==> zinc: inputs <==
==> flow/design.v <==
module alu_design #(parameter W = 8)(
    input clk, rst, mode, ce, cin,
    input [1:0] inp_valid,
    input [7:0] opa, opb,
    input [3:0] cmd,
    output reg err, ov, cout, g, l, e,
    output reg [15:0] res
);
parameter INV_INP = 2'b00, OPA_VALID = 2'b01, OPB_VALID = 2'b10, OPA_AND_OPB_VALID = 2'b11;
reg [7:0] opa_p, opb_p;
reg [3:0] cmd_p;
reg [1:0] valid_p;
reg mode_p, cin_p;
reg [15:0] res_p;
reg cout_p, ov_p, g_p, l_p, e_p, err_p;
always @(posedge clk or posedge rst) begin
    if (rst) begin
        opa_p <= 0;
        opb_p <= 0;
        cmd_p <= 0;
        valid_p <= 0;
        cin_p <= 0;
        mode_p <= 0;
    end else if (ce) begin
        opa_p <= opa;
        opb_p <= opb;
        cmd_p <= cmd;
        valid_p <= inp_valid;
        cin_p <= cin;
        mode_p <= mode;
    end
end
always @(*) begin
    res_p = 0;
    err_p = 0;
    cout_p = 0;
    ov_p = 0;
    g_p = 0;
    l_p = 0;
    e_p = 0;
    if (ce) begin
        if (mode_p == 1) begin
            case (valid_p)
                INV_INP: begin
                    res_p = 0;
                    err_p = 1;
                end
                OPA_VALID: begin
                    case (cmd_p)
                        4'b0100: begin
                            res_p = opa_p + 1;
                            cout_p = res_p[8];
                        end
                        4'b0101: begin
                            res_p = opa_p - 1;
                            ov_p = res_p[8];
                        end
                        default: err_p = 1;
                    endcase
                end
                OPB_VALID: begin
                    case (cmd_p)
                        4'b0110: begin
                            res_p = opb_p + 1;
                            cout_p = res_p[8];
                        end
                        4'b0111: begin
                            res_p = opb_p - 1;
                            ov_p = res_p[8];
                        end
                        default: err_p = 1;
                    endcase
                end
                OPA_AND_OPB_VALID: begin
                    case (cmd_p)
                        4'b0000: begin
                            res_p = opa_p + opb_p;
                            cout_p = res_p[8];
                        end
                        4'b0001: begin
                            res_p = opa_p - opb_p;
                            ov_p = res_p[8];
                        end
                        4'b0010: begin
                            res_p = opa_p + opb_p + cin_p;
                            cout_p = res_p[8];
                        end
                        4'b0011: begin
                            res_p = opa_p - opb_p - cin_p;
                            ov_p = res_p[8];
                        end
                        4'b1000: begin
                            g_p = (opa_p > opb_p);
                            l_p = (opa_p < opb_p);
                            e_p = (opa_p == opb_p);
                        end
                        4'b1001: begin
                            res_p = (opa_p + 1) * (opb_p + 1);
                        end
                        4'b1010: begin
                            res_p = (opa_p << 1) * opb_p;
                        end
                        4'b1011: begin
                            res_p = $signed(opa_p) + $signed(opb_p);
                            ov_p = (($signed(opa_p) > 0) && ($signed(opb_p) > 0) && ($signed(res_p[7:0]) < 0)) ||
                                   (($signed(opa_p) < 0) && ($signed(opb_p) < 0) && ($signed(res_p[7:0]) > 0));
                        end
                        4'b1100: begin
                            res_p = $signed(opa_p) - $signed(opb_p);
                            ov_p = (($signed(opa_p) > 0) && ($signed(opb_p) < 0) && ($signed(res_p[7:0]) < 0)) ||
                                   (($signed(opa_p) < 0) && ($signed(opb_p) > 0) && ($signed(res_p[7:0]) > 0));
                        end
                        default: err_p = 1;
                    endcase
                end
                default: err_p = 1;
            endcase
        end else begin
            case (valid_p)
                INV_INP: begin
                    res_p = 0;
                    err_p = 1;
                end
                OPA_VALID: begin
                    case (cmd_p)
                        4'b0110: res_p = ~opa_p;
                        4'b1000: res_p = opa_p >> 1;
                        4'b1001: res_p = opa_p << 1;
                        default: err_p = 1;
                    endcase
                end
                OPB_VALID: begin
                    case (cmd_p)
                        4'b0111: res_p = ~opb_p;
                        4'b1010: res_p = opb_p >> 1;
                        4'b1011: res_p = opb_p << 1;
                        default: err_p = 1;
                    endcase
                end
                OPA_AND_OPB_VALID: begin
                    case (cmd_p)
                        4'b0000: res_p = opa_p & opb_p;
                        4'b0010: res_p = opa_p | opb_p;
                        4'b0001: res_p = ~(opa_p & opb_p);
                        4'b0011: res_p = ~(opa_p | opb_p);
                        4'b0100: res_p = opa_p ^ opb_p;
                        4'b0101: res_p = ~(opa_p ^ opb_p);
                        4'b1100: begin
                            if (|opb_p[7:4]) err_p = 1;
                            else res_p = (opa_p << opb_p[2:0]) | (opa_p >> (8 - opb_p[2:0]));
                        end
                        4'b1101: begin
                            if (|opb_p[7:4]) err_p = 1;
                            else res_p = (opa_p >> opb_p[2:0]) | (opa_p << (8 - opb_p[2:0]));
                        end
                        default: err_p = 1;
                    endcase
                end
                default: err_p = 1;
            endcase
        end
    end
end
always @(posedge clk or posedge rst) begin
    if (rst) begin
        res <= 0;
        cout <= 0;
        ov <= 0;
        g <= 0;
        l <= 0;
        e <= 0;
        err <= 0;
    end else if (ce) begin
        res <= res_p;
        cout <= cout_p;
        ov <= ov_p;
        g <= g_p;
        l <= l_p;
        e <= e_p;
        err <= err_p;
    end
end
endmodule
==> flow/run.sh <==
#!/bin/bash
# the make line also repeats each setting of config.mk as NAME=value (left out here)
make -C /OpenROAD-flow-scripts/flow DESIGN_CONFIG=/design/flow/config.mk WORK_HOME=/design/flow/orfs CLKGATE_MAP_FILE= finish
==> flow/config.mk <==
export PLATFORM = sky130hd
export DESIGN_NAME = alu_design
export DESIGN_NICKNAME = alu_design
export VERILOG_FILES = /design/flow/design.v
export SDC_FILE = /design/flow/constraint.sdc
export NUM_CORES = 4
export LEC_CHECK = 0
export CAP_MARGIN = 10
export CORE_ASPECT_RATIO = 0.86
export CORE_MARGIN = 2
export CORE_UTILIZATION = 65
export CTS_CLUSTER_DIAMETER = 49
export CTS_CLUSTER_SIZE = 80
export GPL_TIMING_DRIVEN = 1
export MAX_ROUTING_LAYER = met5
export MIN_ROUTING_LAYER = met1
export PLACE_DENSITY_LB_ADDON = 0.04
export SETUP_SLACK_MARGIN = -0.16
export SLEW_MARGIN = 20
==> flow/constraint.sdc <==
create_clock -name core_clock -period 4.93 [get_ports {clk}]
set_input_delay 0.9860 -clock core_clock [delete_from_list [all_inputs] [get_ports {clk}]]
set_output_delay 0.9860 -clock core_clock [all_outputs]
set_load 0.01 [all_outputs]
==> inputs of tundra, as changes to zinc <==
==> flow/config.mk (replaced) <==
export PLATFORM = sky130hd
export DESIGN_NAME = alu_design
export DESIGN_NICKNAME = alu_design
export VERILOG_FILES = /design/flow/design.v
export SDC_FILE = /design/flow/constraint.sdc
export NUM_CORES = 4
export LEC_CHECK = 0
export CAP_MARGIN = 20
export CORE_MARGIN = 2
export CORE_UTILIZATION = 68
export SLEW_MARGIN = 20
==> flow/constraint.sdc (replaced) <==
create_clock -name core_clock -period 6.49 [get_ports {clk}]
set_input_delay 1.2980 -clock core_clock [delete_from_list [all_inputs] [get_ports {clk}]]
set_output_delay 1.2980 -clock core_clock [all_outputs]
set_load 0.01 [all_outputs]
==> inputs of indigo, as changes to zinc <==
==> flow/config.mk (replaced) <==
export PLATFORM = sky130hd
export DESIGN_NAME = alu_design
export DESIGN_NICKNAME = alu_design
export VERILOG_FILES = /design/flow/design.v
export SDC_FILE = /design/flow/constraint.sdc
export NUM_CORES = 4
export LEC_CHECK = 0
export CAP_MARGIN = 20
export CORE_MARGIN = 2
export CORE_UTILIZATION = 65
export PLACE_DENSITY_LB_ADDON = 0.0
export SLEW_MARGIN = 20
==> flow/constraint.sdc (replaced) <==
create_clock -name core_clock -period 5.71 [get_ports {clk}]
set_input_delay 1.1420 -clock core_clock [delete_from_list [all_inputs] [get_ports {clk}]]
set_output_delay 1.1420 -clock core_clock [all_outputs]
set_load 0.01 [all_outputs]
==> notes.md <==
Implementation results.

The flow ran to the end, but the layout failed its checks. Failing layout checks were recorded as negative setup slack. The post-route non-filler standard cell count is 1837. The instance area after placement is 0.0129 mm^2.

The post-CTS resize count is 51. The cell that appears most often on the critical path is fa_1. The final-report setup violation count is 10. The final timing report gives a worst setup slack of -0.741 ns.

The number of warnings the tools reported is 50.
(the above is from zinc)
==> notes.md <==
Implementation results.

The flow ran to the end and the layout has no timing, DRC or antenna violations. The beginning of the worst register-to-register path is opb_p[0]$_DFFE_PP0P_. The timing report shows the most common cell along the critical path to be fa_1. The type of origin of the critical path is a flip-flop. Leaving out filler cells and counting taps, the final layout contains 1729. Across all setup checks in the final design, the least slack found is 0.141 ns. In this run, post-CTS repair resized a total of 2 instances. In this run the cell area measured after placement is 0.0120 mm^2.

Across all stage logs, warnings added up to 47. The setup path with the least slack is of type flip-flop to flip-flop.
(the above is from indigo)
==> notes.md <==
Implementation results.

The post-route non-filler standard cell count is 1694. The post-synthesis async set-or-reset flop share is 100%. The data required time at the worst endpoint is 6.69 ns. The final instance area is 0.0120 mm^2. The count of nets after finishing is 1690. The run finished with no timing, DRC or antenna violations.

Power attributed to sequential cells is 0.000371 W. The number of hold-repair buffers added at the cts stage is 0. Ranked by total cell area, the synthesized netlist is headed by fa_1 (16%), ha_1 (11%), dfrtp_1 (10%), nor2_1 (6.0%), inv_1 (5.4%).

The post-CTS resize count is 0. After detailed placement, the total cell area comes to 0.0118 mm^2. The cell taking the most area after synthesis is fa_1.

Setup slack closes at 0.264 ns. The type of the worst min-delay path is flip-flop to flip-flop. The final-report setup violation count is 0.
(the above is from tundra)
No activity file was given, so power comes from the tool's default toggle rates.
